`flow/config.mk`:
```
export PLATFORM = sky130hd
export DESIGN_NAME = FIFO
export DESIGN_NICKNAME = FIFO
export VERILOG_FILES = /design/flow/design.v
export SDC_FILE = /design/flow/constraint.sdc
export NUM_CORES = 4
export LEC_CHECK = 0
export ABC_AREA = 1
export CAP_MARGIN = 20
export CORE_ASPECT_RATIO = 1.43
export CORE_MARGIN = 2
export CORE_UTILIZATION = 72
export CTS_CLUSTER_SIZE = 99
export SLEW_MARGIN = 20
```
`flow/design.v`:
```
`timescale 1ns / 1ps
module FIFO(clk, rst, wr_en, rd_en, buf_in, buf_out, buf_empty, buf_full, fifo_counter);
input clk, rst, wr_en, rd_en;
input [7:0] buf_in;
output [7:0] buf_out;
output buf_empty, buf_full;
output [6:0] fifo_counter;
reg [7:0] buf_out;
reg buf_empty, buf_full;
reg [6:0] fifo_counter;
reg [5:0] rd_ptr, wr_ptr;
reg [7:0] buf_mem[63:0];
always@ (fifo_counter) begin
    buf_empty = (fifo_counter == 0);  
    buf_full = (fifo_counter == 64);  
end
always @(posedge clk or posedge rst) begin
    if( rst )  
        fifo_counter <= 0;
    else if((!buf_full && wr_en) && (!buf_empty && rd_en))  
        fifo_counter <= fifo_counter;
    else if (!buf_full && wr_en)  
        fifo_counter <= fifo_counter + 1;
    else if (!buf_empty && rd_en)  
        fifo_counter <= fifo_counter - 1;
    else  
        fifo_counter <= fifo_counter;
end
always @(posedge clk or posedge rst) begin
    if (rst)  
        buf_out <= 0;
    else begin
        if (rd_en && !buf_empty)
            buf_out <= buf_mem[rd_ptr];
        else  
            buf_out <= buf_out;
    end
end
always @(posedge clk) begin
    if (!buf_full && wr_en)
        buf_mem[wr_ptr] <= buf_in;
    else
        buf_mem[wr_ptr] <= buf_mem[wr_ptr];
end
always @(posedge clk or posedge rst) begin
    if(rst) begin
        wr_ptr <= 0;
        rd_ptr <= 0;
    end
    else begin
        if (!buf_full && wr_en)  
            wr_ptr <= wr_ptr + 1;
        else  
            wr_ptr <= wr_ptr;
        if (!buf_empty && rd_en)  
            rd_ptr <= rd_ptr + 1;
        else  
            rd_ptr <= rd_ptr;               
    end
end
endmodule
```
`flow/run.sh`:
```
#!/bin/bash
# the make line also repeats each setting of config.mk as NAME=value (left out here)
make -C /OpenROAD-flow-scripts/flow DESIGN_CONFIG=/design/flow/config.mk WORK_HOME=/design/flow/orfs CLKGATE_MAP_FILE= finish
```
`flow/constraint.sdc`:
```
create_clock -name core_clock -period 2.16 [get_ports {clk}]
set_input_delay 0.4320 -clock core_clock [delete_from_list [all_inputs] [get_ports {clk}]]
set_output_delay 0.4320 -clock core_clock [all_outputs]
set_load 0.01 [all_outputs]
```
==> results of run 1 <==
area by class of cell:
| class | count | area share (%) |
|---|---|---|
| Tap cell | 400 | 1.91 |
| Inverter | 189 | 2.73 |
| Multi-Input combinational cell | 1300 | 21.8 |
| Clock buffer | 49 | 4.51 |
| Timing Repair Buffer | 182 | 6.52 |
| Sequential cell | 539 | 61.2 |
| Clock inverter | 35 | 1.35 |
routing by layer:
layer | GRT usage [%] | routed length (um)
met5 | 0 | 0
met4 | 19.5 | 3320
met3 | 5.54 | 5660
met2 | 60.1 | 29300
met1 | 44.7 | 20600
timing repair:
action                     CTS  global route
resized                     14            19
buffers inserted             3             2
setup endpoints to repair    4           168
cloned                       0             1
pin swaps                    7            10
through the flow:
stage               total power, mW  utilization, %  instances  setup TNS (ps)  worst slack, ps
finish                         33.6            83.1       2694           -8370             -119
global route                   35.0            83.1       2694          -25400             -270
CTS                            33.0            82.6       2691           -67.6            -52.2
detailed placement             24.5            77.6       2604          -62140             -277
global placement               24.3            77.6       2604          -55750             -250
floorplan                      20.3               -       2134               0             16.0
==> results.cfg, run 1 <==
; yosys + openroad results
[synthesis]
ys_warn_count = 1
largest_area_cell = edfxtp_1
async_flop_share_pct = 5.01
yosys_area_sq_um = 23000
synthAdderAreaFrac_pct = 0.523
synthFlopType = edfxtp_1
syn_area_sq_um = 23000
synthAoiAreaFrac_pct = 2.07
synth_seq_share_pct = 69.8
top_logic_kind = simple AND/OR/NAND/NOR gates
ys_cells = 2134
yosysUniqueCellTypes = 30
syn_inst = 2134
floorplan.nets = 2155
area_leaders = edfxtp_1, nand2_1, nand3_1, inv_1, dfrtp_1
synth-seq-cells = 539
simple_gate_share_pct = 21.3
ys_sh_mux_pct = 0
top_cell = nand2_1
synthXorXnorAreaFrac_pct = 0.495
synth_top_area_share_pct = 66.9
synth-edff-count = 512
common_cells = nand2_1, edfxtp_1, nand3_1, inv_1, nor2_1
avgSynthCellArea_sq_um = 10.8

[pwr]
power_leader = combinational logic
pg_seq_mw = 12.4
power_clock_mw = 8.42
pwr-share-comb_pct = 37.9
clockPowerShare_pct = 25.1
ir_drop_uv = 1090
p_sw_mw = 12.5
pg_comb_mw = 12.7
switching_share_pct = 37.4
leakage_nw = 10.6
seq_power_share_pct = 37.0
powerDensity_nw_per_um2 = 1280
p_int_mw = 21.0

[finish]
syn2layout_area_growth_pct = 14.3
fillers = 1739
logic_area_sq_um = 5730
fin_area_sq_um = 26300
register_area_sq_um = 16100
nNetsFinal = 2280

[route]
drt_iter0_drc = 2015
drc = 0
viasPerCell = 6.06
drtPass1Iterations = 6
drtAntennaViolNets = 0
vias = 16300
antenna_cells = 0
drt-total-wl_um = 58900
wire_per_inst_um = 21.9

[floorplan]
chipHeight_um = 218
num_io_pins = 29
floorplan.core_util_pct = 72.7
chipArea_sq_um = 33400
num_rows = 78
die_w_um = 153
core_sq_um = 31600

[global_routing]
grt_first_pass_wirelength_um = 88500
antenna_found_initial = 0
grt_use_total_pct = 35.6
first_global_vias = 16100
grt_overflow = 0
grt_max_degree = 75

[final_timing]
min_period_over_period_pct = 106
hold_viol_final = 0
slew-limit-headroom_pct = 55.8
skew_ps = 23.9
fin_crit_ps = 2280
holdWs_ps = 251
finalSetupViolations = 180
fmax_mhz = 439
finalMaxSlewViolations = 0
finalWorstSetupSlack_ps = -119
worstMarginPinSlew_ps = 662
rsz0062_at_grt = yes

[critical_path]
cp_cell_sequence = nor2_2 -> nand3_2 -> nor3_4 -> buf_6 -> nor2_4 -> inv_4 -> buf_12 -> ha_4 -> a21oi_2 -> nand2_2 -> nand2_2 -> nand2_1 -> a21oi_2 -> xnor2_1 -> nand2_1 -> nand2_1
path_common_cell = nand2_1
cpPeakStageDelay_ps = 410
crit_path_max_fanout = 4
crit_type = reg2reg
worstSetupPathDepth = 16
regToRegEndpoint = fifo_counter[5]
critPathRequiredTime_ps = 2660
timing.rr.start = fifo_counter[1]
path_buffers = 3
crit_start = fifo_counter[1]
endpoint = fifo_counter[5]
slowest_stage = dfrtp_2
r2r_cells = 16
arrival_ps = 2780
endpoint_kind = flip-flop
start_kind = flip-flop
rrSetupSlack_ps = -120
cp_top_family = simple AND/OR/NAND/NOR gates

[clock_tree]
cts_hold_buf = 0
clk_latency_ps = 580
cts.sinks = 539
clockBufferDepth = 3
clk_pin_slew_worst_paths_ps = 70
cts_root_buffer = clkbuf_16
cts_tree = yes
cts_made_buffers = 47
htreeDepth = 2

[run]
cap_violations = 0
warning_count = 31

[place]
dpl_cell_area_sq_um = 24500
place.gp.congestion = 1.01
hpwl_um = 36700
io_buffer_count = 28

[status]
checkFailReasons = setup timing
outcome = failed layout checks

[worst_hold_path]
hold_class = in2async
==> run 2, diff against run 1 <==
- ABC_AREA: 1 -> unset
- CORE_ASPECT_RATIO: 1.43 -> unset
- CORE_UTILIZATION: 72 -> 23
- CTS_CLUSTER_SIZE: 99 -> unset
- clock period: 2.16 -> 6.49 ns (I/O delays scaled with it)
==> results.cfg, run 2 <==
; yosys + openroad results
[synthesis]
top_logic_kind = multiplexers
synthAdderAreaFrac_pct = 0.562
async_flop_share_pct = 5.01
synthAoiAreaFrac_pct = 4.23
synth_seq_share_pct = 75.1
synth_top_area_share_pct = 71.9
floorplan.nets = 1132
ys_cells = 1111
avgSynthCellArea_sq_um = 19.2
syn_area_sq_um = 21400
area_leaders = edfxtp_1, mux4_2, mux2i_1, dfrtp_1, mux2_2
common_cells = edfxtp_1, mux2i_1, nor2_1, mux4_2, nand2_1
ys_warn_count = 1
ys_sh_mux_pct = 14.5
synth-edff-count = 512
yosys_area_sq_um = 21400
top_cell = edfxtp_1
syn_inst = 1111
yosysUniqueCellTypes = 55
synthXorXnorAreaFrac_pct = 0.726
simple_gate_share_pct = 3.33
synth-seq-cells = 539
largest_area_cell = edfxtp_1
synthFlopType = edfxtp_1

[pwr]
pg_seq_mw = 4.37
finalPower_mw = 9.95
power_leader = registers
power_clock_mw = 3.02
pg_comb_mw = 2.56
p_sw_mw = 3.00
p_int_mw = 6.95
ir_drop_uv = 222
powerDensity_nw_per_um2 = 402
switching_share_pct = 30.2
pwr-share-comb_pct = 25.7
clockPowerShare_pct = 30.3
leakage_nw = 7.73
seq_power_share_pct = 43.9

[global_routing]
grt_first_pass_wirelength_um = 72900
antenna_found_initial = 0
grt_use_total_pct = 10.4
grt_max_degree = 90
first_global_vias = 10900
grt_overflow = 0

[status]
outcome = complete, no violations

[final_timing]
finalWorstSetupSlack_ps = 2400
min_period_over_period_pct = 63.0
fin_crit_ps = 4090
holdWs_ps = 535
slew-limit-headroom_pct = 29.1
rsz0062_at_grt = no
hold_viol_final = 0
skew_ps = 27.7
fmax_mhz = 245
finalMaxSlewViolations = 0
finalSetupViolations = 0
tns_ps = 0
worstMarginPinSlew_ps = 1060

[place]
io_buffer_count = 28
place_ws_ps = 2180
place.gp.congestion = 0.811
dpl_cell_area_sq_um = 23000
hpwl_um = 29600
placed_cells = 2333

[clock_tree]
cts_made_buffers = 51
cts.sinks = 539
cts_tree = yes
clockBufferDepth = 3
clk_latency_ps = 600
cts_hold_buf = 0
htreeDepth = 2
post-cts-setup-buffers = 0
clk_pin_slew_worst_paths_ps = 60
cts_root_buffer = clkbuf_16
cts.repair.resized = 0

[route]
viasPerCell = 4.31
drt-total-wl_um = 49900
vias = 10500
wire_per_inst_um = 20.5
drtAntennaViolNets = 0
drt_iter0_drc = 1137
antenna_cells = 0
drtPass1Iterations = 5
drc = 0

[worst_hold_path]
hold_class = reg2reg
min_to = wr_ptr[2]
hold_depth = 1
hold_start = wr_ptr[2]

[run]
warning_count = 27
cap_violations = 0

[critical_path]
start_kind = flip-flop
slowest_stage = clkdlybuf4s50_1
timing.rr.start = fifo_counter[5]
crit_type = reg2out
cpPeakStageDelay_ps = 660
crit_start = fifo_counter[5]
critPathRequiredTime_ps = 5190
crit_path_max_fanout = 5
arrival_ps = 2790
rrSetupSlack_ps = 3240
cp_cell_sequence = or4_4 -> nor4_1 -> clkdlybuf4s50_1
regToRegEndpoint = fifo_counter[5]
worstSetupPathDepth = 3
endpoint = buf_full
endpoint_kind = primary output
cp_top_family = simple AND/OR/NAND/NOR gates
r2r_cells = 9
path_buffers = 1

[finish]
finalNonFillerCells = 2430
fin_area_sq_um = 24700
syn2layout_area_growth_pct = 15.7
fin_util_pct = 26.9
nNetsFinal = 1165

[floorplan]
die_w_um = 309
core_sq_um = 91900
chipArea_sq_um = 95400
chipHeight_um = 309
num_rows = 111
floorplan.core_util_pct = 23.2
num_io_pins = 29
[run 2: final cells by class]
cell class | count | area (sq um)
clock buffer | 72 | 1430
fill | 9197 | 67200
sequential | 539 | 16100
multi-input combinational | 501 | 4990
clock inverter | 24 | 287
inverter | 11 | 41.3
tap | 1243 | 1560
timing repair buffer | 40 | 369
[run 2: layer usage]
metal / part of all wire (%) / GRT usage, % / vias up
li1: - / - / 4578
met1: 41 / 13.2 / 5436
met2: 50 / 17.8 / 377
met3: 5.4 / 1.56 / 86
met4: 3.2 / 4.23 / 0
met5: 0 / 0 / -
==> run 3, diff against run 2 <==
- CELL_PAD_IN_SITES_GLOBAL_PLACEMENT: unset -> 0
- CORE_ASPECT_RATIO: unset -> 0.98
- CORE_UTILIZATION: 23 -> 72
- CTS_CLUSTER_DIAMETER: unset -> 349
- CTS_CLUSTER_SIZE: unset -> 15
- GPL_TIMING_DRIVEN: unset -> 1
- MAX_ROUTING_LAYER: unset -> met4
- PLACE_DENSITY_LB_ADDON: unset -> 0.02
- SETUP_SLACK_MARGIN: unset -> 0.52
- SLEW_MARGIN: 20 -> 25
- TNS_END_PERCENT: unset -> 60
- clock period: 6.49 -> 2.08 ns (I/O delays scaled with it)
==> results.cfg, run 3 <==
; yosys + openroad results
[status]
outcome = failed layout checks
checkFailReasons = setup timing

[clock_tree]
cts_root_buffer = clkbuf_16
cts_hold_buf = 0
htreeDepth = 2
clk_pin_slew_worst_paths_ps = 70
cts.sinks = 539
cts_tree = yes
cts_made_buffers = 41
clk_latency_ps = 570
clockBufferDepth = 3

[synthesis]
area_leaders = edfxtp_1, mux4_2, mux2i_1, dfrtp_1, mux2_2
yosysUniqueCellTypes = 55
common_cells = edfxtp_1, mux2i_1, nor2_1, mux4_2, nand2_1
syn_area_sq_um = 21400
synth-seq-cells = 539
async_flop_share_pct = 5.01
synthAoiAreaFrac_pct = 4.23
ys_sh_mux_pct = 14.5
synthFlopType = edfxtp_1
ys_warn_count = 1
ys_cells = 1111
top_logic_kind = multiplexers
floorplan.nets = 1132
synthAdderAreaFrac_pct = 0.562
avgSynthCellArea_sq_um = 19.2
synth_seq_share_pct = 75.1
synth_top_area_share_pct = 71.9
largest_area_cell = edfxtp_1
syn_inst = 1111
top_cell = edfxtp_1
synthXorXnorAreaFrac_pct = 0.726
synth-edff-count = 512
yosys_area_sq_um = 21400
simple_gate_share_pct = 3.33

[place]
io_buffer_count = 28
place.gp.congestion = 0.954
dpl_cell_area_sq_um = 23400
hpwl_um = 31800
place_ws_ps = -691

[critical_path]
critPathRequiredTime_ps = 2510
cp_cell_sequence = or4_4 -> o41a_1 -> buf_6 -> inv_8 -> ha_4 -> a21o_1 -> a21oi_2 -> o21bai_1 -> a2111o_1 -> o221a_1
r2r_cells = 10
crit_start = fifo_counter[4]
timing.rr.start = fifo_counter[4]
slowest_stage = or4_4
start_kind = flip-flop
arrival_ps = 3200
rrSetupSlack_ps = -690
path_buffers = 2
endpoint = fifo_counter[5]
regToRegEndpoint = fifo_counter[5]
endpoint_kind = flip-flop
cpPeakStageDelay_ps = 560
cp_top_family = AND-OR/OR-AND gates
worstSetupPathDepth = 10
crit_type = reg2reg
crit_path_max_fanout = 3

[route]
drt_iter0_drc = 1755
viasPerCell = 7.05
wire_per_inst_um = 31.6
drtAntennaViolNets = 0
vias = 12100
drc = 0
drt-total-wl_um = 54400
drtPass1Iterations = 8

[pwr]
clockPowerShare_pct = 23.0
finalPower_mw = 32.8
pg_comb_mw = 12.2
seq_power_share_pct = 39.6
powerDensity_nw_per_um2 = 1290
leakage_nw = 8.60
p_int_mw = 22.3
switching_share_pct = 32.1
p_sw_mw = 10.5
pwr-share-comb_pct = 37.4
power_leader = registers
ir_drop_uv = 893
pg_seq_mw = 13.0
power_clock_mw = 7.53

[final_timing]
worstMarginPinSlew_ps = 830
tns_ps = -249330
rsz0062_at_grt = yes
min_period_over_period_pct = 133
fmax_mhz = 361
finalSetupViolations = 542
slew-limit-headroom_pct = 44.5
finalWorstSetupSlack_ps = -687
skew_ps = 23.9
finalMaxSlewViolations = 0
fin_crit_ps = 2770
hold_viol_final = 0

[global_routing]
grt_first_pass_wirelength_um = 79000
grt_max_degree = 65
antenna_found_initial = 1
first_global_vias = 12200
grt_use_total_pct = 36.7
grt_overflow = 0

[floorplan]
num_rows = 62
floorplan.core_util_pct = 73.1
chipArea_sq_um = 31100
die_w_um = 178
chipHeight_um = 175
core_sq_um = 29200
num_io_pins = 29

[finish]
fin_area_sq_um = 25400
syn2layout_area_growth_pct = 18.8
nNetsFinal = 1323

[worst_hold_path]
hold_class = in2async

[run]
cap_violations = 0
warning_count = 31
==> run 3: cell type report <==
class / count / area [sq um]
flip-flops and latches: 539 / 16100
multi-input cells: 501 / 5370
fillers: 1089 / 3850
repair buffers: 208 / 2230
clock buffers: 75 / 1200
well taps: 384 / 480
inverters: 11 / 48.8
clock inverters: 1 / 8.76
diodes: 1 / 2.50
==> run 3: repair_timing <==
| action | 4_1_cts | 5_1_grt |
|---|---|---|
| setup endpoints to repair | 556 | 556 |
| cloned | 2 | 0 |
| buffers inserted | 15 | 2 |
| endpoints found under the hold margin | 0 | 0 |
| pin swaps | 28 | 3 |
| gates resized | 110 | 36 |
==> run 3: stage by stage <==
| step | utilization (%) | hold WS, ps | std cells |
|---|---|---|---|
| finish | 86.8 | 277 | 1720 |
| global route | 86.8 | 340 | 1719 |
| CTS | 86.3 | 272 | 1717 |
| detailed placement | 80.0 | 513 | 1624 |
| global placement | 80.0 | 505 | 1624 |
| floorplan | - | 469 | 1111 |
==> run 3: metal layers <==
| metal | routed length (um) | global-route usage, % | vias up |
|---|---|---|---|
| met5 | 0 | - | - |
| met4 | 2390 | 13.6 | 0 |
| met3 | 5530 | 5.73 | 201 |
| met2 | 27600 | 58.4 | 937 |
| met1 | 18900 | 49.1 | 6100 |
| li1 | - | - | 4895 |
==> run 4, diff against run 3 <==
- CELL_PAD_IN_SITES_GLOBAL_PLACEMENT: 0 -> unset
- CORE_ASPECT_RATIO: 0.98 -> unset
- CTS_CLUSTER_DIAMETER: 349 -> 381
- CTS_CLUSTER_SIZE: 15 -> unset
- GPL_TIMING_DRIVEN: 1 -> unset
- MAX_ROUTING_LAYER: met4 -> unset
- PLACE_DENSITY_LB_ADDON: 0.02 -> unset
- SETUP_SLACK_MARGIN: 0.52 -> -0.2
- SLEW_MARGIN: 25 -> 20
- TNS_END_PERCENT: 60 -> unset
==> results.cfg, run 4 <==
; yosys + openroad results
[synthesis]
yosysUniqueCellTypes = 55
synth_seq_share_pct = 75.1
largest_area_cell = edfxtp_1
top_cell = edfxtp_1
synthXorXnorAreaFrac_pct = 0.726
async_flop_share_pct = 5.01
synth_top_area_share_pct = 71.9
synth-seq-cells = 539
synthAoiAreaFrac_pct = 4.23
top_logic_kind = multiplexers
area_leaders = edfxtp_1, mux4_2, mux2i_1, dfrtp_1, mux2_2
synth-edff-count = 512
ys_cells = 1111
synthFlopType = edfxtp_1
syn_area_sq_um = 21400
syn_inst = 1111
yosys_area_sq_um = 21400
simple_gate_share_pct = 3.33
ys_sh_mux_pct = 14.5
common_cells = edfxtp_1, mux2i_1, nor2_1, mux4_2, nand2_1
synthAdderAreaFrac_pct = 0.562
avgSynthCellArea_sq_um = 19.2
ys_warn_count = 1
floorplan.nets = 1132

[final_timing]
finalMaxSlewViolations = 0
fin_crit_ps = 2620
finalSetupViolations = 538
fmax_mhz = 381
skew_ps = 26.4
finalWorstSetupSlack_ps = -541
min_period_over_period_pct = 126
slew-limit-headroom_pct = 46.6
hold_viol_final = 0
holdWs_ps = 266
worstMarginPinSlew_ps = 798
tns_ps = -129480
rsz0062_at_grt = yes

[critical_path]
rrSetupSlack_ps = -540
endpoint_kind = flip-flop
cp_top_family = AND-OR/OR-AND gates
regToRegEndpoint = fifo_counter[5]
slowest_stage = or4_4
endpoint = fifo_counter[5]
critPathRequiredTime_ps = 2520
start_kind = flip-flop
crit_type = reg2reg
arrival_ps = 3070
cp_cell_sequence = or4_4 -> o41a_1 -> clkinv_4 -> ha_4 -> a21o_1 -> a21oi_2 -> o21bai_1 -> a2111o_1 -> o221a_1
r2r_cells = 9
crit_start = fifo_counter[4]
path_buffers = 1
cpPeakStageDelay_ps = 550
crit_path_max_fanout = 4
timing.rr.start = fifo_counter[4]
worstSetupPathDepth = 9

[clock_tree]
cts_tree = yes
cts_hold_buf = 0
htreeDepth = 2
clk_pin_slew_worst_paths_ps = 70
clockBufferDepth = 3
clk_latency_ps = 580
cts_root_buffer = clkbuf_16
cts_made_buffers = 51
cts.sinks = 539

[finish]
syn2layout_area_growth_pct = 19.6
fillers = 1134
nNetsFinal = 1297
fin_util_pct = 87.0

[floorplan]
num_io_pins = 29
die_w_um = 176
chipArea_sq_um = 31100
num_rows = 63
floorplan.core_util_pct = 72.7
chipHeight_um = 176
core_sq_um = 29400

[global_routing]
antenna_found_initial = 0
grt_use_total_pct = 34.9
first_global_vias = 12100
grt_overflow = 0
grt_first_pass_wirelength_um = 77600
grt_max_degree = 65

[route]
drt_iter0_drc = 1641
wire_per_inst_um = 30.9
drtPass1Iterations = 5
drtAntennaViolNets = 0
antenna_cells = 0
drc = 0
drt-total-wl_um = 52800
viasPerCell = 6.89
vias = 11800

[pwr]
seq_power_share_pct = 38.7
p_int_mw = 23.1
pwr-share-comb_pct = 34.2
pg_comb_mw = 11.5
p_sw_mw = 10.6
power_clock_mw = 9.15
switching_share_pct = 31.5
clockPowerShare_pct = 27.1
ir_drop_uv = 1010
powerDensity_nw_per_um2 = 1320
leakage_nw = 8.56
finalPower_mw = 33.8
power_leader = registers
pg_seq_mw = 13.1

[run]
cap_violations = 0
warning_count = 32

[worst_hold_path]
hold_depth = 1
hold_class = in2reg
hold_start = buf_in[1]
min_to = buf_mem[28][1]

[place]
io_buffer_count = 28
hpwl_um = 31500
place.gp.congestion = 0.896

[status]
outcome = failed layout checks
checkFailReasons = setup timing
run 4: cell type report:
| type | instances | area [sq um] | area share [%] |
|---|---|---|---|
| Clock inverter | 31 | 268 | 1.05 |
| Sequential cell | 539 | 16100 | 62.8 |
| Multi-Input combinational cell | 501 | 5500 | 21.5 |
| Timing Repair Buffer | 172 | 1820 | 7.10 |
| Inverter | 11 | 46.3 | 0.181 |
| Tap cell | 390 | 488 | 1.91 |
| Clock buffer | 64 | 1390 | 5.42 |
run 4: per-stage QoR:
| step | std cells | area (sq um) | worst slack (ps) |
|---|---|---|---|
| 6_report | 1708 | 25600 | -541 |
| 3_5_place_dp | 1624 | 23300 | -638 |
| 5_1_grt | 1708 | 25600 | -640 |
| 2_1_floorplan | 1111 | 21400 | -705 |
| 4_1_cts | 1711 | 25400 | -520 |
| 3_3_place_gp | 1624 | 23300 | -621 |
run 4: per-layer routing:
metal,up-vias,track usage [%],routed length (um)
li1,4838,-,-
met1,6016,47.5,19100
met2,744,58.4,26800
met3,163,5.23,4500
met4,0,13.6,2380
met5,-,0,0
run 4: what timing repair did:
action / 4_1_cts / 5_1_grt
resized: 126 / 57
buffers inserted: 19 / 12
endpoints found under the setup margin: 460 / 530
pin swaps: 5 / 31
endpoints found under the hold margin: 0 / 0
==> run 5, diff against run 4 <==
- CORE_UTILIZATION: 72 -> 40
- CTS_CLUSTER_DIAMETER: 381 -> unset
- SETUP_SLACK_MARGIN: -0.2 -> 0.76
- clock period: 2.08 -> 3.71 ns (I/O delays scaled with it)
==> results.cfg, run 5 <==
; yosys + openroad results
[route]
drt-total-wl_um = 48400
drt_iter0_drc = 905
drtPass1Iterations = 5
drc = 0
vias = 10800
wire_per_inst_um = 24.4
drtAntennaViolNets = 0
viasPerCell = 5.43
antenna_cells = 0

[finish]
nNetsFinal = 1271
finalNonFillerCells = 1983
syn2layout_area_growth_pct = 15.9
fin_area_sq_um = 24800
fillers = 4391
fin_util_pct = 47.0
register_area_sq_um = 16100
logic_area_sq_um = 5020

[final_timing]
fin_crit_ps = 2850
fmax_mhz = 351
holdWs_ps = 538
finalMaxSlewViolations = 0
skew_ps = 17.3
finalWorstSetupSlack_ps = 861
finalSetupViolations = 0
rsz0062_at_grt = yes
worstMarginPinSlew_ps = 943
slew-limit-headroom_pct = 37.2
hold_viol_final = 0
min_period_over_period_pct = 76.8
tns_ps = 0

[clock_tree]
clk_latency_ps = 600
cts_made_buffers = 54
cts_hold_buf = 0
clk_pin_slew_worst_paths_ps = 60
cts_root_buffer = clkbuf_16
cts_tree = yes
cts.sinks = 539
htreeDepth = 2
clockBufferDepth = 3

[pwr]
pg_comb_mw = 4.83
finalPower_mw = 17.5
powerDensity_nw_per_um2 = 708
clockPowerShare_pct = 29.0
seq_power_share_pct = 43.4
ir_drop_uv = 408
p_int_mw = 12.1
leakage_nw = 8.24
pwr-share-comb_pct = 27.6
p_sw_mw = 5.41
pg_seq_mw = 7.62
switching_share_pct = 30.9
power_clock_mw = 5.08
power_leader = registers

[floorplan]
num_io_pins = 29
floorplan.core_util_pct = 40.6
die_w_um = 235
chipArea_sq_um = 55300
num_rows = 84
core_sq_um = 52700
chipHeight_um = 235

[worst_hold_path]
min_to = wr_ptr[2]
hold_class = reg2reg
hold_depth = 1
hold_start = wr_ptr[2]

[global_routing]
grt_overflow = 0
first_global_vias = 11200
grt_use_total_pct = 17.5
antenna_found_initial = 0
grt_max_degree = 47
grt_first_pass_wirelength_um = 72300

[place]
hpwl_um = 30600
dpl_cell_area_sq_um = 23000
place_ws_ps = 690
place.gp.congestion = 0.785
placed_cells = 1874
io_buffer_count = 28

[run]
cap_violations = 0
warning_count = 29

[critical_path]
slowest_stage = or4_4
timing.rr.start = fifo_counter[5]
path_buffers = 1
rrSetupSlack_ps = 870
endpoint_kind = primary output
arrival_ps = 2110
start_kind = flip-flop
crit_path_max_fanout = 5
crit_start = fifo_counter[5]
critPathRequiredTime_ps = 2970
endpoint = buf_full
cp_top_family = simple AND/OR/NAND/NOR gates
worstSetupPathDepth = 3
r2r_cells = 9
cp_cell_sequence = or4_4 -> nor4_4 -> clkbuf_2
cpPeakStageDelay_ps = 610
regToRegEndpoint = fifo_counter[5]
crit_type = reg2out

[synthesis]
syn_area_sq_um = 21400
synthAdderAreaFrac_pct = 0.562
floorplan.nets = 1132
ys_cells = 1111
simple_gate_share_pct = 3.33
common_cells = edfxtp_1, mux2i_1, nor2_1, mux4_2, nand2_1
area_leaders = edfxtp_1, mux4_2, mux2i_1, dfrtp_1, mux2_2
avgSynthCellArea_sq_um = 19.2
synth-seq-cells = 539
ys_warn_count = 1
ys_sh_mux_pct = 14.5
largest_area_cell = edfxtp_1
synth_seq_share_pct = 75.1
synth-edff-count = 512
top_cell = edfxtp_1
synthXorXnorAreaFrac_pct = 0.726
synthFlopType = edfxtp_1
syn_inst = 1111
async_flop_share_pct = 5.01
yosysUniqueCellTypes = 55
synthAoiAreaFrac_pct = 4.23
top_logic_kind = multiplexers
synth_top_area_share_pct = 71.9
yosys_area_sq_um = 21400

[status]
outcome = complete, no violations
[run 5: cell type report]
type / instances / area share (%)
clock buffers: 68 / 5.75
clock inverters: 33 / 0.818
inverters: 11 / 0.167
multi-input cells: 501 / 20.3
flip-flops and latches: 539 / 64.8
well taps: 688 / 3.48
repair buffers: 143 / 4.68
[run 5: timing repair]
action	in CTS	in global routing
endpoints found under the setup margin	3	4
pin swaps	0	3
buffers inserted	1	7
gates resized	4	5
[run 5: layer usage]
layer,vias to the layer above,share of wire (%),track usage [%]
met5,-,0,0
met4,0,2.3,4.81
met3,70,4.8,2.65
met2,274,50,29.5
met1,5640,43,23.7
li1,4792,-,-
==> run 6, diff against run 5 <==
- CORE_UTILIZATION: 40 -> 69
- CTS_CLUSTER_SIZE: unset -> 15
- SETUP_SLACK_MARGIN: 0.76 -> unset
- clock period: 3.71 -> 2.06 ns (I/O delays scaled with it)
==> results.cfg, run 6 <==
; yosys + openroad results
[critical_path]
crit_path_max_fanout = 4
cpPeakStageDelay_ps = 550
crit_start = fifo_counter[4]
timing.rr.start = fifo_counter[4]
crit_type = reg2reg
cp_cell_sequence = or4_4 -> o41a_1 -> buf_6 -> inv_8 -> ha_4 -> a21o_1 -> a21oi_2 -> o21bai_1 -> a2111o_1 -> o221a_1
regToRegEndpoint = fifo_counter[5]
cp_top_family = AND-OR/OR-AND gates
rrSetupSlack_ps = -630
endpoint = fifo_counter[5]
slowest_stage = or4_4
r2r_cells = 10
arrival_ps = 3130
start_kind = flip-flop
path_buffers = 2
critPathRequiredTime_ps = 2500
worstSetupPathDepth = 10
endpoint_kind = flip-flop

[place]
place_ws_ps = -661
hpwl_um = 30300
dpl_cell_area_sq_um = 23500
place.gp.congestion = 0.856
io_buffer_count = 28

[finish]
fin_area_sq_um = 25600
fin_util_pct = 84.0
fillers = 1355
syn2layout_area_growth_pct = 20.0
nNetsFinal = 1339

[final_timing]
slew-limit-headroom_pct = 42.3
skew_ps = 24.4
hold_viol_final = 0
finalWorstSetupSlack_ps = -626
rsz0062_at_grt = yes
holdWs_ps = 252
fmax_mhz = 372
tns_ps = -192230
finalSetupViolations = 541
min_period_over_period_pct = 130
worstMarginPinSlew_ps = 863
finalMaxSlewViolations = 0
fin_crit_ps = 2690

[global_routing]
first_global_vias = 11700
grt_max_degree = 65
grt_use_total_pct = 30.7
grt_first_pass_wirelength_um = 73100
grt_overflow = 0
antenna_found_initial = 1

[run]
cap_violations = 0
warning_count = 32

[route]
drt-total-wl_um = 49600
drt_iter0_drc = 1476
drtAntennaViolNets = 0
drc = 0
antenna_cells = 0
vias = 11500
drtPass1Iterations = 5
wire_per_inst_um = 28.2
viasPerCell = 6.56

[synthesis]
top_cell = edfxtp_1
syn_area_sq_um = 21400
ys_sh_mux_pct = 14.5
synthFlopType = edfxtp_1
ys_cells = 1111
synth-edff-count = 512
synth_top_area_share_pct = 71.9
synth_seq_share_pct = 75.1
simple_gate_share_pct = 3.33
async_flop_share_pct = 5.01
avgSynthCellArea_sq_um = 19.2
yosysUniqueCellTypes = 55
common_cells = edfxtp_1, mux2i_1, nor2_1, mux4_2, nand2_1
syn_inst = 1111
top_logic_kind = multiplexers
synth-seq-cells = 539
largest_area_cell = edfxtp_1
yosys_area_sq_um = 21400
floorplan.nets = 1132
synthXorXnorAreaFrac_pct = 0.726
synthAdderAreaFrac_pct = 0.562
synthAoiAreaFrac_pct = 4.23
area_leaders = edfxtp_1, mux4_2, mux2i_1, dfrtp_1, mux2_2
ys_warn_count = 1

[pwr]
pwr-share-comb_pct = 33.6
power_leader = registers
seq_power_share_pct = 38.8
ir_drop_uv = 1070
p_sw_mw = 10.4
power_clock_mw = 9.42
powerDensity_nw_per_um2 = 1330
clockPowerShare_pct = 27.7
p_int_mw = 23.7
pg_comb_mw = 11.4
switching_share_pct = 30.5
leakage_nw = 8.75
pg_seq_mw = 13.2

[floorplan]
floorplan.core_util_pct = 70.1
chipArea_sq_um = 32400
die_w_um = 180
num_io_pins = 29
core_sq_um = 30500
chipHeight_um = 180
num_rows = 64

[clock_tree]
clk_latency_ps = 570
cts_made_buffers = 52
cts_tree = yes
htreeDepth = 2
clockBufferDepth = 3
cts_root_buffer = clkbuf_16
clk_pin_slew_worst_paths_ps = 70
cts.sinks = 539

[status]
outcome = failed layout checks
checkFailReasons = setup timing

[worst_hold_path]
hold_class = in2async
## run 6: routing by layer
layer  global-route usage, %  part of all wire, %  up-vias
met1                    44.0                   39     5915
li1                        -                    -     4931
met2                    50.1                   50      590
met5                       0                0.022        -
met3                    4.60                  8.4       93
met4                    9.37                  2.7        2
## run 6: cell type report
cell class | count | area, sq um | share of cell area (%)
repair buffers | 213 | 2020 | 7.90
clock inverters | 28 | 273 | 1.06
clock buffers | 69 | 1430 | 5.56
multi-input cells | 501 | 5310 | 20.7
well taps | 396 | 495 | 1.93
inverters | 11 | 48.8 | 0.190
flip-flops and latches | 539 | 16100 | 62.6
## run 6: per-stage QoR
step / std cells / total power, mW
final: 1757 / 34.0
after global routing: 1757 / 35.1
after CTS: 1749 / 33.4
after detailed placement: 1649 / 23.8
after global placement: 1649 / 23.7
after floorplan: 1111 / 19.4
## run 6: what timing repair did
action	CTS	global route
hold endpoints to repair	0	0
pin swaps	9	6
buffers inserted	4	17
hold buffers	0	0
setup endpoints to repair	533	539
cloned	0	2
resized	38	57
==> run 7, diff against run 6 <==
- ABC_AREA: unset -> 1
- CELL_PAD_IN_SITES_GLOBAL_PLACEMENT: unset -> 0
- CORE_ASPECT_RATIO: unset -> 0.98
- CORE_UTILIZATION: 69 -> 51
- CTS_CLUSTER_DIAMETER: unset -> 148
- CTS_CLUSTER_SIZE: 15 -> unset
- GPL_TIMING_DRIVEN: unset -> 1
- HOLD_SLACK_MARGIN: unset -> 0.3
- MAX_ROUTING_LAYER: unset -> met4
- PLACE_DENSITY_LB_ADDON: unset -> 0.17
- SETUP_SLACK_MARGIN: unset -> 0.52
- SLEW_MARGIN: 20 -> 25
- TNS_END_PERCENT: unset -> 60
- clock period: 2.06 -> 5.41 ns (I/O delays scaled with it)
==> results.cfg, run 7 <==
; yosys + openroad results
[route]
viasPerCell = 5.49
drt-total-wl_um = 58100
drtAntennaViolNets = 0
wire_per_inst_um = 21.0
vias = 15200
drtPass1Iterations = 5
drt_iter0_drc = 1424
antenna_cells = 0
drc = 0

[worst_hold_path]
hold_depth = 2
min_to = buf_out[4]
hold_class = reg2reg
hold_start = buf_out[4]

[critical_path]
crit_type = in2reg
start_kind = input pin
crit_start = wr_en
path_buffers = 3
timing.rr.start = rd_ptr[0]
crit_path_max_fanout = 12
endpoint = buf_mem[33][0]
cp_cell_sequence = clkdlybuf4s50_1 -> inv_1 -> nor2_4 -> inv_2 -> nor2_2 -> nand3_1 -> nor2_1
endpoint_kind = flip-flop
regToRegEndpoint = buf_out[0]
arrival_ps = 3810
rrSetupSlack_ps = 1910
worstSetupPathDepth = 7
cp_top_family = simple AND/OR/NAND/NOR gates
r2r_cells = 11
critPathRequiredTime_ps = 5650
cpPeakStageDelay_ps = 840
slowest_stage = nor2_1

[finish]
fin_util_pct = 57.5
syn2layout_area_growth_pct = 10.6
fin_area_sq_um = 25400
nNetsFinal = 2154

[synthesis]
common_cells = nand2_1, edfxtp_1, nand3_1, inv_1, nor2_1
synthAdderAreaFrac_pct = 0.523
synthFlopType = edfxtp_1
floorplan.nets = 2155
simple_gate_share_pct = 21.3
synth_seq_share_pct = 69.8
synthXorXnorAreaFrac_pct = 0.495
ys_warn_count = 1
ys_sh_mux_pct = 0
synth-edff-count = 512
synth-seq-cells = 539
syn_inst = 2134
top_cell = nand2_1
yosysUniqueCellTypes = 30
top_logic_kind = simple AND/OR/NAND/NOR gates
area_leaders = edfxtp_1, nand2_1, nand3_1, inv_1, dfrtp_1
synthAoiAreaFrac_pct = 2.07
async_flop_share_pct = 5.01
avgSynthCellArea_sq_um = 10.8
yosys_area_sq_um = 23000
largest_area_cell = edfxtp_1
ys_cells = 2134
synth_top_area_share_pct = 66.9
syn_area_sq_um = 23000

[pwr]
clockPowerShare_pct = 29.4
pwr-share-comb_pct = 31.9
leakage_nw = 9.91
power_leader = registers
power_clock_mw = 3.89
powerDensity_nw_per_um2 = 520
pg_seq_mw = 5.12
pg_comb_mw = 4.21
switching_share_pct = 37.1
seq_power_share_pct = 38.7
ir_drop_uv = 433
p_sw_mw = 4.90
p_int_mw = 8.32

[run]
warning_count = 31
cap_violations = 0

[global_routing]
antenna_found_initial = 0
grt_first_pass_wirelength_um = 88100
grt_max_degree = 137
grt_overflow = 0
grt_use_total_pct = 25.9
first_global_vias = 14700

[final_timing]
rsz0062_at_grt = no
fmax_mhz = 280
tns_ps = 0
min_period_over_period_pct = 66.0
slew-limit-headroom_pct = 30.8
finalSetupViolations = 0
fin_crit_ps = 3570
hold_viol_final = 0
worstMarginPinSlew_ps = 1040
skew_ps = 21.8
finalMaxSlewViolations = 0

[clock_tree]
post-cts-setup-buffers = 0
clockBufferDepth = 3
cts_made_buffers = 53
cts_tree = yes
clk_pin_slew_worst_paths_ps = 60
cts.sinks = 539
cts_hold_buf = 0
clk_latency_ps = 610
htreeDepth = 2
cts.repair.resized = 0
cts_root_buffer = clkbuf_16

[floorplan]
die_w_um = 218
num_io_pins = 29
floorplan.core_util_pct = 52.0
core_sq_um = 44200
chipArea_sq_um = 46800
chipHeight_um = 214
num_rows = 76

[place]
dpl_cell_area_sq_um = 23500
place.gp.congestion = 0.886
hpwl_um = 34500
io_buffer_count = 28

[status]
outcome = complete, no violations
==> run 7: routing by layer <==
metal  share of wire [%]  track usage [%]  vias up  wire (um)
met5                   0                -        -          0
met4                 2.7             8.03        0       1580
met3                 7.0             3.57      105       4090
met2                  48             40.1      592      27900
met1                  42             35.7     7366      24600
li1                    -                -     7111          -
==> run 7: cell type report <==
type	count	area [sq um]
multi-input cells	1300	5610
inverters	189	717
clock buffers	71	1520
repair buffers	50	442
fillers	3771	18800
flip-flops and latches	539	16100
well taps	585	732
clock inverters	29	337
==> run 7: metrics by stage <==
stage	instances	total power, mW	hold slack (ps)	setup slack, ps
after detailed placement	2662	9.37	466	1280
after floorplan	2134	8.08	515	2860
after global routing	2763	13.9	511	1690
after CTS	2762	13.2	491	1890
after global placement	2662	9.33	465	1370
final	2763	13.2	489	1840
==> run 8, diff against run 7 <==
- CORE_UTILIZATION: 51 -> 32
- CTS_CLUSTER_DIAMETER: 148 -> 349
- clock period: 5.41 -> 3.06 ns (I/O delays scaled with it)
==> results.cfg, run 8 <==
; yosys + openroad results
[final_timing]
hold_viol_final = 0
tns_ps = 0
fin_crit_ps = 2480
skew_ps = 17.1
holdWs_ps = 476
min_period_over_period_pct = 81.2
worstMarginPinSlew_ps = 956
finalMaxSlewViolations = 0
finalSetupViolations = 0
rsz0062_at_grt = yes
fmax_mhz = 403
slew-limit-headroom_pct = 36.2

[route]
drtAntennaViolNets = 0
wire_per_inst_um = 19.6
drt_iter0_drc = 1208
drc = 0
drt-total-wl_um = 63200
drtPass1Iterations = 5
viasPerCell = 4.74
vias = 15300
antenna_cells = 0

[pwr]
pwr-share-comb_pct = 34.3
power_leader = registers
pg_seq_mw = 8.80
leakage_nw = 10.5
power_clock_mw = 7.17
p_int_mw = 15.3
switching_share_pct = 37.2
finalPower_mw = 24.3
powerDensity_nw_per_um2 = 905
pg_comb_mw = 8.33
p_sw_mw = 9.03
ir_drop_uv = 508
seq_power_share_pct = 36.2
clockPowerShare_pct = 29.5

[global_routing]
grt_first_pass_wirelength_um = 94800
first_global_vias = 15400
antenna_found_initial = 0
grt_use_total_pct = 17.6
grt_max_degree = 100
grt_overflow = 0

[critical_path]
crit_type = reg2out
path_buffers = 1
cp_cell_sequence = nor2_1 -> nand3_2 -> nor3_4 -> dlygate4sd2_1
cp_top_family = simple AND/OR/NAND/NOR gates
endpoint_kind = primary output
endpoint = buf_full
crit_path_max_fanout = 5
crit_start = fifo_counter[0]
start_kind = flip-flop
timing.rr.start = rd_ptr[0]
rrSetupSlack_ps = 660
cpPeakStageDelay_ps = 450
worstSetupPathDepth = 4
slowest_stage = dfrtp_2
arrival_ps = 1870
critPathRequiredTime_ps = 2450
regToRegEndpoint = buf_out[2]
r2r_cells = 10

[worst_hold_path]
min_to = buf_out[7]
hold_class = reg2reg
hold_depth = 2
hold_start = buf_out[7]

[clock_tree]
cts_tree = yes
htreeDepth = 2
clockBufferDepth = 3
cts_hold_buf = 0
cts_root_buffer = clkbuf_16
cts_made_buffers = 59
clk_latency_ps = 620
clk_pin_slew_worst_paths_ps = 60
cts.sinks = 539

[synthesis]
area_leaders = edfxtp_1, nand2_1, nand3_1, inv_1, dfrtp_1
ys_sh_mux_pct = 0
ys_cells = 2134
synthFlopType = edfxtp_1
async_flop_share_pct = 5.01
synth-edff-count = 512
synthAoiAreaFrac_pct = 2.07
syn_inst = 2134
synth_seq_share_pct = 69.8
simple_gate_share_pct = 21.3
synth-seq-cells = 539
synthXorXnorAreaFrac_pct = 0.495
yosysUniqueCellTypes = 30
floorplan.nets = 2155
top_cell = nand2_1
ys_warn_count = 1
yosys_area_sq_um = 23000
common_cells = nand2_1, edfxtp_1, nand3_1, inv_1, nor2_1
syn_area_sq_um = 23000
synthAdderAreaFrac_pct = 0.523
top_logic_kind = simple AND/OR/NAND/NOR gates
avgSynthCellArea_sq_um = 10.8
largest_area_cell = edfxtp_1
synth_top_area_share_pct = 66.9

[place]
dpl_cell_area_sq_um = 24800
hpwl_um = 37500
place.gp.congestion = 0.840
io_buffer_count = 28

[floorplan]
chipArea_sq_um = 74000
num_io_pins = 29
die_w_um = 275
core_sq_um = 71200
floorplan.core_util_pct = 32.3
num_rows = 97
chipHeight_um = 269

[finish]
syn2layout_area_growth_pct = 16.9
logic_area_sq_um = 5630
nNetsFinal = 2253
fin_area_sq_um = 26900
register_area_sq_um = 16100
fillers = 6904

[status]
outcome = complete, no violations

[run]
cap_violations = 0
warning_count = 29
-- run 8: repair_timing --
action	4_1_cts	5_1_grt
endpoints found under the setup margin	3	28
pin swaps	0	2
resized	2	14
cloned	0	1
setup buffers	0	2
-- run 8: layout make-up --
type / count / share of cell area, %
inverters: 189 / 2.69
well taps: 940 / 4.38
multi-input cells: 1300 / 21.0
flip-flops and latches: 539 / 59.8
clock inverters: 26 / 1.15
clock buffers: 86 / 6.10
repair buffers: 143 / 4.92
-- run 8: stage by stage --
stage               instances  utilization, %  setup WS [ps]
floorplan                2134               -            754
global placement         3108            34.8            251
detailed placement       3108            34.8            259
CTS                      3220            37.6            261
global route             3223            37.7            449
finish                   3223            37.7            576
-- run 8: layer usage --
layer | wire, um | track usage [%] | share of wire [%]
met5 | 0 | - | 0
met4 | 1810 | 5.53 | 2.9
met3 | 3160 | 2.58 | 5.0
met2 | 29700 | 27.6 | 47
met1 | 28500 | 23.6 | 45
==> run 9, diff against run 8 <==
- ABC_AREA: 1 -> unset
- CAP_MARGIN: 20 -> 5
- CELL_PAD_IN_SITES_GLOBAL_PLACEMENT: 0 -> unset
- CORE_ASPECT_RATIO: 0.98 -> unset
- CORE_UTILIZATION: 32 -> 72
- CTS_CLUSTER_DIAMETER: 349 -> unset
- GPL_TIMING_DRIVEN: 1 -> unset
- HOLD_SLACK_MARGIN: 0.3 -> unset
- MAX_ROUTING_LAYER: met4 -> unset
- PLACE_DENSITY_LB_ADDON: 0.17 -> unset
- SETUP_SLACK_MARGIN: 0.52 -> 0.54
- SLEW_MARGIN: 25 -> 20
- TNS_END_PERCENT: 60 -> unset
- clock period: 3.06 -> 2.08 ns (I/O delays scaled with it)
==> results.cfg, run 9 <==
; yosys + openroad results
[global_routing]
grt_first_pass_wirelength_um = 74700
grt_use_total_pct = 33.6
antenna_found_initial = 1
first_global_vias = 11900
grt_max_degree = 65
grt_overflow = 0

[synthesis]
floorplan.nets = 1132
ys_warn_count = 1
common_cells = edfxtp_1, mux2i_1, nor2_1, mux4_2, nand2_1
syn_inst = 1111
avgSynthCellArea_sq_um = 19.2
ys_cells = 1111
synthAoiAreaFrac_pct = 4.23
synthAdderAreaFrac_pct = 0.562
syn_area_sq_um = 21400
top_cell = edfxtp_1
area_leaders = edfxtp_1, mux4_2, mux2i_1, dfrtp_1, mux2_2
yosys_area_sq_um = 21400
top_logic_kind = multiplexers
ys_sh_mux_pct = 14.5
async_flop_share_pct = 5.01
synth_seq_share_pct = 75.1
yosysUniqueCellTypes = 55
synthXorXnorAreaFrac_pct = 0.726
synthFlopType = edfxtp_1
simple_gate_share_pct = 3.33
synth_top_area_share_pct = 71.9
largest_area_cell = edfxtp_1
synth-seq-cells = 539
synth-edff-count = 512

[route]
top_layer = met4
drt-total-wl_um = 51500
wl_met3_um = 4420
wl_met1_um = 18800
drc = 0
drtPass1Iterations = 5
drtAntennaViolNets = 0
route.met2.wl_um = 26200
viasPerCell = 6.82
vias = 11800
drt_iter0_drc = 1405
wire_per_inst_um = 29.7

[floorplan]
core_sq_um = 29400
die_w_um = 176
num_rows = 63
floorplan.core_util_pct = 72.7
chipHeight_um = 176
chipArea_sq_um = 31100
num_io_pins = 29

[pwr]
ir_drop_uv = 941
pwr-share-comb_pct = 33.5
pg_comb_mw = 11.0
power_clock_mw = 8.86
power_leader = registers
leakage_nw = 8.63
seq_power_share_pct = 39.6
finalPower_mw = 32.9
pg_seq_mw = 13.0
p_int_mw = 22.7
switching_share_pct = 31.0
clockPowerShare_pct = 26.9
p_sw_mw = 10.2
powerDensity_nw_per_um2 = 1300

[final_timing]
fin_crit_ps = 2950
hold_viol_final = 0
finalMaxSlewViolations = 0
skew_ps = 16.5
rsz0062_at_grt = yes
tns_ps = -256780
worstMarginPinSlew_ps = 837
min_period_over_period_pct = 142
slew-limit-headroom_pct = 44.0
fmax_mhz = 339
holdWs_ps = 258
finalWorstSetupSlack_ps = -870
finalSetupViolations = 543

[critical_path]
r2r_cells = 10
cp_cell_sequence = or4_4 -> o41a_1 -> buf_6 -> inv_8 -> ha_4 -> a21o_1 -> a21oi_4 -> o21bai_2 -> a2111o_1 -> o221a_1
endpoint_kind = flip-flop
cpPeakStageDelay_ps = 580
arrival_ps = 3380
crit_start = fifo_counter[1]
crit_path_max_fanout = 3
crit_type = reg2reg
worstSetupPathDepth = 10
cp_top_family = AND-OR/OR-AND gates
path_buffers = 2
rrSetupSlack_ps = -870
slowest_stage = or4_4
regToRegEndpoint = fifo_counter[5]
timing.rr.start = fifo_counter[1]
start_kind = flip-flop
endpoint = fifo_counter[5]
critPathRequiredTime_ps = 2510

[finish]
logic_area_sq_um = 5200
register_area_sq_um = 16100
fin_area_sq_um = 25300
finalNonFillerCells = 1732
fillers = 1185
nNetsFinal = 1324
syn2layout_area_growth_pct = 18.5

[clock_tree]
htreeDepth = 2
clk_pin_slew_worst_paths_ps = 60
clockBufferDepth = 3
cts_tree = yes
cts_made_buffers = 51
cts.sinks = 539
clk_latency_ps = 560
cts_root_buffer = clkbuf_16

[place]
io_buffer_count = 28
hpwl_um = 30600
dpl_cell_area_sq_um = 23300
placed_cells = 1633
place.gp.congestion = 0.893

[run]
warning_count = 32
cap_violations = 0

[status]
outcome = failed layout checks
checkFailReasons = setup timing

[worst_hold_path]
hold_class = in2async
-- run 9: area by class of cell --
| class | instances | area share (%) |
|---|---|---|
| Antenna cell | 1 | 0.00988 |
| Clock inverter | 30 | 1.01 |
| Sequential cell | 539 | 63.4 |
| Multi-Input combinational cell | 501 | 20.5 |
| Timing Repair Buffer | 199 | 7.74 |
| Inverter | 11 | 0.193 |
| Clock buffer | 61 | 5.19 |
| Tap cell | 390 | 1.93 |
-- run 9: timing repair --
item / CTS / global route
buffers inserted: 5 / 2
gates resized: 65 / 39
hold buffers: 0 / 0
setup endpoints to repair: 556 / 556
pin swaps: 14 / 1
-- run 9: metrics by stage --
stage	utilization, %	setup slack, ps
finish	86.1	-870
global route	86.1	-893
CTS	85.6	-646
detailed placement	79.4	-686
global placement	79.4	-622
floorplan	-	-705
-- run 9: metal layers --
| layer | up-vias | GRT usage, % |
|---|---|---|
| met1 | 6042 | 46.0 |
| li1 | 4886 | - |
| met4 | 0 | 11.6 |
| met3 | 131 | 4.63 |
| met5 | - | 0 |
| met2 | 750 | 56.9 |
==> run 10, diff against run 9 <==
- CAP_MARGIN: 5 -> 20
- CELL_PAD_IN_SITES_GLOBAL_PLACEMENT: unset -> 0
- CORE_ASPECT_RATIO: unset -> 0.98
- CORE_UTILIZATION: 72 -> 65
- CTS_CLUSTER_DIAMETER: unset -> 349
- CTS_CLUSTER_SIZE: unset -> 25
- GPL_TIMING_DRIVEN: unset -> 1
- MAX_ROUTING_LAYER: unset -> met4
- SETUP_SLACK_MARGIN: 0.54 -> 0.52
- SLEW_MARGIN: 20 -> 25
- TNS_END_PERCENT: unset -> 60
- clock period: 2.08 -> 1.59 ns (I/O delays scaled with it)
==> results.cfg, run 10 <==
; yosys + openroad results
[status]
outcome = failed layout checks
checkFailReasons = setup timing

[route]
drtAntennaViolNets = 0
drt_iter0_drc = 1306
viasPerCell = 6.34
wire_per_inst_um = 27.2
drtPass1Iterations = 5
drt-total-wl_um = 47900
drc = 0
vias = 11200

[critical_path]
rrSetupSlack_ps = -1010
path_common_cell = buf_4
endpoint = buf_full
cp_cell_sequence = or4_4 -> buf_4 -> buf_6 -> nor4_4 -> buf_4 -> buf_4 -> buf_6
start_kind = flip-flop
critPathRequiredTime_ps = 1270
worstSetupPathDepth = 7
cp_top_family = simple AND/OR/NAND/NOR gates
crit_start = fifo_counter[4]
path_buffers = 5
endpoint_kind = primary output
crit_type = reg2out
arrival_ps = 2300
cpPeakStageDelay_ps = 550
regToRegEndpoint = fifo_counter[5]
slowest_stage = or4_4
crit_path_max_fanout = 3
r2r_cells = 9
timing.rr.start = fifo_counter[4]

[final_timing]
finalMaxSlewViolations = 0
fin_crit_ps = 2610
min_period_over_period_pct = 164
worstMarginPinSlew_ps = 604
tns_ps = -420420
slew-limit-headroom_pct = 59.6
finalWorstSetupSlack_ps = -1020
skew_ps = 31.2
rsz0062_at_grt = yes
fmax_mhz = 382
finalSetupViolations = 556
hold_viol_final = 0
holdWs_ps = 98.9

[synthesis]
synth-seq-cells = 539
yosys_area_sq_um = 21400
ys_warn_count = 1
synth_seq_share_pct = 75.1
synthFlopType = edfxtp_1
synthAoiAreaFrac_pct = 4.23
common_cells = edfxtp_1, mux2i_1, nor2_1, mux4_2, nand2_1
top_logic_kind = multiplexers
synth_top_area_share_pct = 71.9
ys_sh_mux_pct = 14.5
simple_gate_share_pct = 3.33
area_leaders = edfxtp_1, mux4_2, mux2i_1, dfrtp_1, mux2_2
yosysUniqueCellTypes = 55
avgSynthCellArea_sq_um = 19.2
largest_area_cell = edfxtp_1
floorplan.nets = 1132
async_flop_share_pct = 5.01
syn_inst = 1111
synthXorXnorAreaFrac_pct = 0.726
synth-edff-count = 512
syn_area_sq_um = 21400
top_cell = edfxtp_1
synthAdderAreaFrac_pct = 0.562
ys_cells = 1111

[pwr]
power_leader = registers
pg_comb_mw = 15.2
p_int_mw = 26.8
pwr-share-comb_pct = 38.8
clockPowerShare_pct = 18.1
p_sw_mw = 12.3
finalPower_mw = 39.1
pg_seq_mw = 16.8
switching_share_pct = 31.4
power_clock_mw = 7.09
seq_power_share_pct = 43.0
powerDensity_nw_per_um2 = 1560
ir_drop_uv = 1110
leakage_nw = 8.39

[floorplan]
chipHeight_um = 184
num_rows = 65
num_io_pins = 29
core_sq_um = 32300
floorplan.core_util_pct = 66.2
die_w_um = 187
chipArea_sq_um = 34400

[clock_tree]
cts_hold_buf = 0
htreeDepth = 1
cts_made_buffers = 25
clockBufferDepth = 3
cts.sinks = 539
clk_pin_slew_worst_paths_ps = 90
cts_root_buffer = clkbuf_16
cts_tree = yes
clk_latency_ps = 570

[finish]
syn2layout_area_growth_pct = 16.9
nNetsFinal = 1329
fin_area_sq_um = 25000
finalNonFillerCells = 1762
fin_util_pct = 77.4

[place]
place_ws_ps = -1290
hpwl_um = 31100
place.gp.congestion = 0.946
dpl_cell_area_sq_um = 23600
placed_cells = 1698
io_buffer_count = 28

[global_routing]
grt_overflow = 0
first_global_vias = 11200
grt_max_degree = 65
grt_first_pass_wirelength_um = 71000
antenna_found_initial = 1
grt_use_total_pct = 29.2

[worst_hold_path]
hold_class = in2async

[run]
warning_count = 32
cap_violations = 0
## run 10: area by class of cell
type	count	area (sq um)
well taps	435	544
clock inverters	1	16.3
inverters	11	46.3
multi-input cells	501	5320
clock buffers	44	697
repair buffers	230	2290
fillers	1803	7310
flip-flops and latches	539	16100
diodes	1	2.50
## run 10: repair_timing
item / 4_1_cts / 5_1_grt
pin swaps: 4 / 8
endpoints found under the hold margin: 0 / 0
endpoints found under the setup margin: 556 / 556
setup buffers: 3 / 14
resized: 77 / 61
cloned: 0 / 1
## run 10: per-layer routing
layer  global-route usage, %  vias to the layer above  part of all wire [%]
met3                    4.01                       65                   7.5
met5                       -                        -                     0
li1                        -                     4883                     -
met2                    45.8                      480                    48
met1                    42.1                     5738                    42
met4                    6.54                        0                   2.2
==> run 11, diff against run 10 <==
- CORE_UTILIZATION: 65 -> 72
- CTS_CLUSTER_SIZE: 25 -> 14
- PLACE_DENSITY_LB_ADDON: unset -> 0.02
- clock period: 1.59 -> 3.06 ns (I/O delays scaled with it)
==> results.cfg, run 11 <==
; yosys + openroad results
[critical_path]
endpoint_kind = flip-flop
path_buffers = 1
timing.rr.start = fifo_counter[5]
crit_start = fifo_counter[5]
cp_cell_sequence = or4_4 -> o41a_1 -> clkinv_4 -> ha_4 -> a21o_1 -> a21oi_2 -> o21bai_2 -> a2111o_1 -> o221a_1
slowest_stage = or4_4
crit_path_max_fanout = 4
regToRegEndpoint = fifo_counter[5]
cpPeakStageDelay_ps = 570
start_kind = flip-flop
r2r_cells = 9
crit_type = reg2reg
cp_top_family = AND-OR/OR-AND gates
critPathRequiredTime_ps = 3500
worstSetupPathDepth = 9
arrival_ps = 3180
rrSetupSlack_ps = 310
endpoint = fifo_counter[5]

[global_routing]
grt_max_degree = 65
grt_first_pass_wirelength_um = 74500
antenna_found_initial = 0
grt_use_total_pct = 34.9
first_global_vias = 11700
grt_overflow = 0

[synthesis]
area_leaders = edfxtp_1, mux4_2, mux2i_1, dfrtp_1, mux2_2
synth-seq-cells = 539
ys_sh_mux_pct = 14.5
top_cell = edfxtp_1
syn_inst = 1111
largest_area_cell = edfxtp_1
ys_cells = 1111
synth_top_area_share_pct = 71.9
avgSynthCellArea_sq_um = 19.2
synthAoiAreaFrac_pct = 4.23
yosys_area_sq_um = 21400
top_logic_kind = multiplexers
async_flop_share_pct = 5.01
yosysUniqueCellTypes = 55
synthAdderAreaFrac_pct = 0.562
synth-edff-count = 512
floorplan.nets = 1132
syn_area_sq_um = 21400
synthFlopType = edfxtp_1
simple_gate_share_pct = 3.33
synthXorXnorAreaFrac_pct = 0.726
ys_warn_count = 1
common_cells = edfxtp_1, mux2i_1, nor2_1, mux4_2, nand2_1
synth_seq_share_pct = 75.1

[clock_tree]
cts.sinks = 539
cts_tree = yes
htreeDepth = 2
clk_pin_slew_worst_paths_ps = 70
clockBufferDepth = 3
clk_latency_ps = 550
cts_root_buffer = clkbuf_16
cts_made_buffers = 44
cts_hold_buf = 0

[final_timing]
slew-limit-headroom_pct = 40.8
hold_viol_final = 0
tns_ps = 0
skew_ps = 16.0
fin_crit_ps = 2750
rsz0062_at_grt = yes
finalMaxSlewViolations = 0
worstMarginPinSlew_ps = 887
finalSetupViolations = 0
fmax_mhz = 364
min_period_over_period_pct = 89.8

[floorplan]
num_rows = 62
chipHeight_um = 175
die_w_um = 178
chipArea_sq_um = 31100
core_sq_um = 29200
floorplan.core_util_pct = 73.1
num_io_pins = 29

[worst_hold_path]
hold_depth = 2
hold_class = reg2reg
hold_start = buf_out[5]
min_to = buf_out[5]

[place]
dpl_cell_area_sq_um = 22800
hpwl_um = 30400
io_buffer_count = 28
place.gp.congestion = 0.890

[pwr]
pwr-share-comb_pct = 31.2
powerDensity_nw_per_um2 = 852
p_int_mw = 14.3
power_leader = registers
seq_power_share_pct = 44.0
power_clock_mw = 5.14
switching_share_pct = 31.2
pg_comb_mw = 6.48
pg_seq_mw = 9.13
leakage_nw = 8.17
clockPowerShare_pct = 24.8
p_sw_mw = 6.47
ir_drop_uv = 903

[route]
vias = 11500
antenna_cells = 0
drtPass1Iterations = 6
drc = 0
viasPerCell = 6.88
drt_iter0_drc = 1626
drtAntennaViolNets = 0
wire_per_inst_um = 30.1
drt-total-wl_um = 50100

[finish]
register_area_sq_um = 16100
logic_area_sq_um = 5110
fin_area_sq_um = 24300
syn2layout_area_growth_pct = 13.9
nNetsFinal = 1277
fillers = 1309

[status]
outcome = complete, no violations

[run]
warning_count = 31
cap_violations = 0
## run 11: metrics by stage
stage	setup slack, ps	hold slack [ps]	std cells	utilization [%]	power, mW
after floorplan	275	480	1111	-	13.0
after global placement	158	530	1566	77.9	15.1
after detailed placement	36.5	536	1566	77.9	15.3
after CTS	360	552	1651	82.6	20.5
after global routing	232	574	1666	83.3	21.4
final	311	548	1666	83.3	20.7
## run 11: routing by layer
metal	share of wire, %	global-route usage [%]
met5	0	-
met3	10	5.10
met2	49	53.7
met1	37	49.1
met4	4.0	12.4
## run 11: layout make-up
type | count | share of cell area (%)
Multi-Input combinational cell | 501 | 21.0
Inverter | 11 | 0.190
Tap cell | 384 | 1.97
Clock buffer | 71 | 5.03
Clock inverter | 1 | 0.0360
Timing Repair Buffer | 159 | 5.83
Sequential cell | 539 | 66.0
## run 11: timing repair
| action | 4_1_cts | 5_1_grt |
|---|---|---|
| setup endpoints to repair | 309 | 331 |
| hold endpoints to repair | 0 | 0 |
| buffers inserted | 13 | 15 |
| pin swaps | 6 | 5 |
| gates resized | 14 | 29 |
==> run 12, diff against run 11 <==
- CORE_UTILIZATION: 72 -> 68
- CTS_CLUSTER_DIAMETER: 349 -> 339
- CTS_CLUSTER_SIZE: 14 -> 25
- PLACE_DENSITY_LB_ADDON: 0.02 -> unset
- clock period: 3.06 -> 1.45 ns (I/O delays scaled with it)
==> results.cfg, run 12 <==
; yosys + openroad results
[pwr]
seq_power_share_pct = 42.3
power_leader = registers
pg_comb_mw = 17.4
switching_share_pct = 31.9
powerDensity_nw_per_um2 = 1730
ir_drop_uv = 1480
pg_seq_mw = 18.5
clockPowerShare_pct = 17.9
leakage_nw = 8.52
p_int_mw = 29.8
power_clock_mw = 7.84
p_sw_mw = 14.0
pwr-share-comb_pct = 39.8

[route]
drc = 0
drt-total-wl_um = 49300
drt_iter0_drc = 1386
drtPass1Iterations = 6
viasPerCell = 6.66
vias = 11600
wire_per_inst_um = 28.4
drtAntennaViolNets = 0

[final_timing]
finalSetupViolations = 556
skew_ps = 29.9
finalMaxSlewViolations = 0
rsz0062_at_grt = yes
holdWs_ps = 58.8
fmax_mhz = 389
slew-limit-headroom_pct = 48.5
fin_crit_ps = 2570
finalWorstSetupSlack_ps = -1120
worstMarginPinSlew_ps = 770
hold_viol_final = 0
min_period_over_period_pct = 177

[critical_path]
cpPeakStageDelay_ps = 540
critPathRequiredTime_ps = 1930
endpoint = fifo_counter[6]
r2r_cells = 9
arrival_ps = 3050
timing.rr.start = fifo_counter[4]
crit_path_max_fanout = 5
crit_start = fifo_counter[4]
rrSetupSlack_ps = -1120
crit_type = reg2reg
path_buffers = 1
regToRegEndpoint = fifo_counter[6]
start_kind = flip-flop
worstSetupPathDepth = 9
slowest_stage = or4_4
cp_top_family = AND-OR/OR-AND gates
cp_cell_sequence = or4_4 -> o41a_1 -> clkinv_4 -> ha_1 -> a21o_1 -> a21oi_2 -> o21ai_1 -> mux2i_1 -> xnor2_1
endpoint_kind = flip-flop

[synthesis]
common_cells = edfxtp_1, mux2i_1, nor2_1, mux4_2, nand2_1
async_flop_share_pct = 5.01
syn_inst = 1111
synthAoiAreaFrac_pct = 4.23
floorplan.nets = 1132
area_leaders = edfxtp_1, mux4_2, mux2i_1, dfrtp_1, mux2_2
synth_top_area_share_pct = 71.9
ys_cells = 1111
simple_gate_share_pct = 3.33
synth-edff-count = 512
top_cell = edfxtp_1
yosysUniqueCellTypes = 55
synthFlopType = edfxtp_1
syn_area_sq_um = 21400
synthAdderAreaFrac_pct = 0.562
synth-seq-cells = 539
largest_area_cell = edfxtp_1
synthXorXnorAreaFrac_pct = 0.726
top_logic_kind = multiplexers
avgSynthCellArea_sq_um = 19.2
ys_warn_count = 1
ys_sh_mux_pct = 14.5
yosys_area_sq_um = 21400
synth_seq_share_pct = 75.1

[global_routing]
grt_overflow = 0
grt_first_pass_wirelength_um = 73000
grt_max_degree = 65
grt_use_total_pct = 31.6
antenna_found_initial = 1
first_global_vias = 11400

[finish]
register_area_sq_um = 16100
finalNonFillerCells = 1736
logic_area_sq_um = 5430
nNetsFinal = 1341
fillers = 1552
fin_area_sq_um = 25300
fin_util_pct = 81.4
syn2layout_area_growth_pct = 18.3

[floorplan]
num_io_pins = 29
floorplan.core_util_pct = 68.8
chipArea_sq_um = 32900
num_rows = 64
die_w_um = 183
chipHeight_um = 180
core_sq_um = 31100

[place]
io_buffer_count = 28
place_ws_ps = -1330
dpl_cell_area_sq_um = 23600
place.gp.congestion = 0.919
hpwl_um = 31800
placed_cells = 1669

[clock_tree]
cts.sinks = 539
cts_tree = yes
cts_made_buffers = 25
clk_pin_slew_worst_paths_ps = 90
clk_latency_ps = 580
cts_root_buffer = clkbuf_16
clockBufferDepth = 3
htreeDepth = 1

[worst_hold_path]
hold_class = in2async

[run]
warning_count = 32
cap_violations = 0

[status]
checkFailReasons = setup timing
outcome = failed layout checks
run 12: layout make-up:
class / instances / area share [%]
diodes: 1 / 0.00990
flip-flops and latches: 539 / 63.5
clock inverters: 2 / 0.0990
multi-input cells: 501 / 21.5
repair buffers: 242 / 9.95
clock buffers: 44 / 2.76
well taps: 396 / 1.96
inverters: 11 / 0.183
run 12: timing repair:
item | 4_1_cts | 5_1_grt
hold buffers | 0 | 0
gates cloned | 3 | 0
endpoints found under the setup margin | 556 | 556
pin swaps | 23 | 2
gates resized | 119 | 64
buffers inserted | 12 | 5
endpoints found under the hold margin | 0 | 0
run 12: stage by stage:
step,setup TNS [ps],power [mW]
4_1_cts,-505860,43.4
6_report,-517150,43.8
3_5_place_dp,-563830,34.4
5_1_grt,-561360,45.3
3_3_place_gp,-529980,34.2
2_1_floorplan,-468960,27.5
run 12: layer usage:
| metal | up-vias | wire length, um | track usage [%] |
|---|---|---|---|
| met5 | - | 0 | - |
| met4 | 0 | 1310 | 7.71 |
| met3 | 82 | 4730 | 4.54 |
| met2 | 647 | 22900 | 45.9 |
| met1 | 5926 | 20300 | 49.0 |
| li1 | 4907 | - | - |
Power and IR drop assume default switching activity.
